## wip/ember
## dut
module dut #(
    parameter int DATAW = 16
)(
    input  wire                 clk,
    input  wire                 rst_n,
    input  wire                 in_valid,
    output wire                 in_ready,
    input  wire signed [DATAW-1:0] in_data,
    output reg                  out_valid,
    input  wire                 out_ready,
    output reg signed [2*DATAW-1:0] out_data
);
Size: roughly 32 flip-flops, ~54 I/O pins, roughly 10,000 um2 of cells after synthesis.
clock: 7.5 ns
lec_check: 0
cap_margin: 20
cell_pad_in_sites_global_placement: 3
core_margin: 2
core_utilization: 40
cts_cluster_diameter: 395
cts_cluster_size: 100
place_density: 0.57
setup_slack_margin: -0.66
slew_margin: 20
tns_end_percent: 5
run.sh (not shown) runs the stock make flow with config.mk's settings and CLKGATE_MAP_FILE=.
--- input diff wip/ember..wip/delta ---
- CTS_CLUSTER_SIZE changed from 100 to 41
- TNS_END_PERCENT removed (was 5)
- CTS_CLUSTER_DIAMETER changed from 395 to 336
[summary]
wip/ember -> wip/delta: final net count delta 0, exact match
From wip/ember to wip/delta, number of logic gates did not move at all.

* * *

Starting RTL as in the previous note.
export LEC_CHECK = 0
export CAP_MARGIN = 20
export CORE_MARGIN = 2
export CORE_UTILIZATION = 72
export CTS_CLUSTER_SIZE = 22
export PLACE_DENSITY_LB_ADDON = 0.27
export SETUP_SLACK_MARGIN = -0.15
export SLEW_MARGIN = 20
create_clock -name core_clock -period 6.26 [get_ports {clk}]
The baseline died in global routing (5_1_grt).
==> next run, changes <==
- CORE_UTILIZATION: 72 -> 40
- CTS_CLUSTER_SIZE: 22 -> not set
- PLACE_DENSITY: not set -> 0.6
- PLACE_DENSITY_LB_ADDON: 0.27 -> not set
- SETUP_SLACK_MARGIN: -0.15 -> not set
- clock period: 6.26 -> 7.29 ns (I/O delays scaled with it)
=> The new run passed the timing, DRC and antenna checks; synthesized cell count does not change; die size goes up by 77%; synthesized area stays the same.
==> next run, changes <==
- CTS_CLUSTER_SIZE: not set -> 100
- SETUP_SLACK_MARGIN: not set -> -0.52
- SLEW_MARGIN: 20 -> 0
- clock period: 7.29 -> 7.5 ns (I/O delays scaled with it)
Register-to-register slack improved by 0.21 ns; cell count drops by 1.9%; cell area drops by 1.6%; global-route usage is lower by 0.37 points; synthesized area is unchanged; synthesized cell count stays the same; wire length fell by 2.7%; hold slack is about the same.

* * *

== job 101 ==
Starting RTL as in the previous note.
Settings: LEC_CHECK=0, CAP_MARGIN=5, CELL_PAD_IN_SITES_DETAIL_PLACEMENT=2, CELL_PAD_IN_SITES_GLOBAL_PLACEMENT=3, CORE_MARGIN=7, CORE_UTILIZATION=40, MAX_ROUTING_LAYER=met4, PLACE_DENSITY=0.6, SLEW_MARGIN=25, TNS_END_PERCENT=90; clock period 4.27 ns.
Job 101 got as far as clock tree synthesis, where a tool error ended the run.
## Diff of input files: job 102 against job 101
Settings: swapping 40 for 68 in CORE_UTILIZATION; clearing CELL_PAD_IN_SITES_GLOBAL_PLACEMENT, which used to be 3; clearing CELL_PAD_IN_SITES_DETAIL_PLACEMENT, which used to be 2; swapping 7 for 2 in CORE_MARGIN; clearing MAX_ROUTING_LAYER, which used to be met4; clearing TNS_END_PERCENT, which used to be 90; swapping 25 for 20 in SLEW_MARGIN; swapping 5 for 20 in CAP_MARGIN; swapping 4.27 for 6.47 in the clock period (ns, I/O delays scaled along).
Results
Of job 101 and job 102, only job 101 never reached the final stage.
Per the comparison of job 102 with job 101, chip area in the Yosys report was more or less identical; half-perimeter wire length after placement went down by 33%.
[job 102 vs job 101] global placement routability congestion: higher in job 102
Diff job 102..job 101 | XOR/XNOR share of the synthesized area | unchanged
From job 102 to job 101, number of buffers added on ports did not move at all.
Job 102 vs job 101 — die extent in y dropped by more than a quarter
Inputs modified between job 102 and job 103:
Settings: CTS_CLUSTER_DIAMETER: unset -> 189; ABC_AREA: unset -> 1; CTS_CLUSTER_SIZE: unset -> 96; CORE_UTILIZATION: 68 -> 64; TNS_END_PERCENT: unset -> 10; the clock period (ns, I/O delays scaled along): 6.47 -> 4.05.
--- outcome ---
Final critical-path share of the clock period: job 103 higher than job 102
Diff job 102 -> job 103 | average wire per standard cell | down by more than a quarter
In the tables for job 102 and job 103, number of antenna violations at the first check in global routing reads higher with job 102.
Job 102 completed end to end; final checks failed (negative setup slack).
Job 103 had finished all stages when the layout checks came back failing, citing negative setup slack.
For job 104, these inputs were changed with respect to job 103:
Settings: a deleted CTS_CLUSTER_DIAMETER that had been 189; a change of CORE_UTILIZATION from 64 to 56; a change of SLEW_MARGIN from 20 to 40; a deleted ABC_AREA that had been 1; a deleted TNS_END_PERCENT that had been 10; a deleted CTS_CLUSTER_SIZE that had been 96; a change of the clock period (ns, I/O delays scaled along) from 4.05 to 7.5.
Job 104 went all the way through the flow, and no timing, DRC or antenna check failed.
Job 103 → job 104: count of cells along the worst register-to-register path went down 1, non-clock buffer count went down 52%, number of global-route vias before repair now smaller.
For job 105, these inputs were changed with respect to job 104:
Settings: a change of CORE_UTILIZATION from 56 to 40; a change of SLEW_MARGIN from 40 to 20.
## What came out
| antenna cell count | job 104 vs job 105 | ≈ equal |
Comparing job 105 with job 104, the final setup skew came out essentially unchanged.
Between job 105 and job 104, the area used by multi-input combinational logic does not differ in any meaningful way.
In job 105, post-route clock period utilization is lower than in job 104.
When job 105 is set beside job 104, its final design utilization turns out to be 19 points smaller.
Job 105 against job 104: fraction of area in registers saw little to no change, final cell count +80, minimum clock period after layout shows a reduction of 19 ps.
Job 105 finished end to end and its layout was clean on timing, DRC and antenna.
Summary of the comparison: half-perimeter wire length after placement is lower in job 105, relative to job 104.
Job 105 reports its timing startpoint of the critical path as in_data[12] while job 104 reports in_data[15].

* * *

dut again, from the RTL that the note above started with.
clock: 3.47 ns
lec_check: 0
cap_margin: 20
core_margin: 2
core_utilization: 72
cts_cluster_diameter: 80
cts_cluster_size: 42
setup_slack_margin: 0.84
slew_margin: 20
The starting point died in clock tree synthesis (4_1_cts).
Next try:
CORE_UTILIZATION = 70   (was 72)
CTS_CLUSTER_DIAMETER = not set   (was 80)
CTS_CLUSTER_SIZE = not set   (was 42)
SETUP_SLACK_MARGIN = -0.15   (was 0.84)
clock period = 6.26 ns   (was 3.47 ns; I/O delays follow)
What happened:
- The changed run reached the layout checks and failed them: setup timing
- die area increases by a few percent
- area after synthesis is unchanged
- synthesized cell count does not change
Next try:
CORE_UTILIZATION = 72   (was 70)
PLACE_DENSITY = 0.6   (was not set)
SETUP_SLACK_MARGIN = not set   (was -0.15)
TNS_END_PERCENT = 5   (was not set)
clock period = 5.52 ns   (was 6.26 ns; I/O delays follow)
=>
- Now the flow failed in clock tree synthesis (4_1_cts)
- synthesized cell count stays the same
- die area decreases by a few percent
- area after synthesis does not change
Next try:
PLACE_DENSITY = 0.76   (was 0.6)
SETUP_SLACK_MARGIN = -0.44   (was not set)
clock period = 5.83 ns   (was 5.52 ns; I/O delays follow)
=> Now the flow did not get past global routing (5_1_grt), error ODB-0269; die area is unchanged; synthesized cell count does not change; synthesized area does not change.
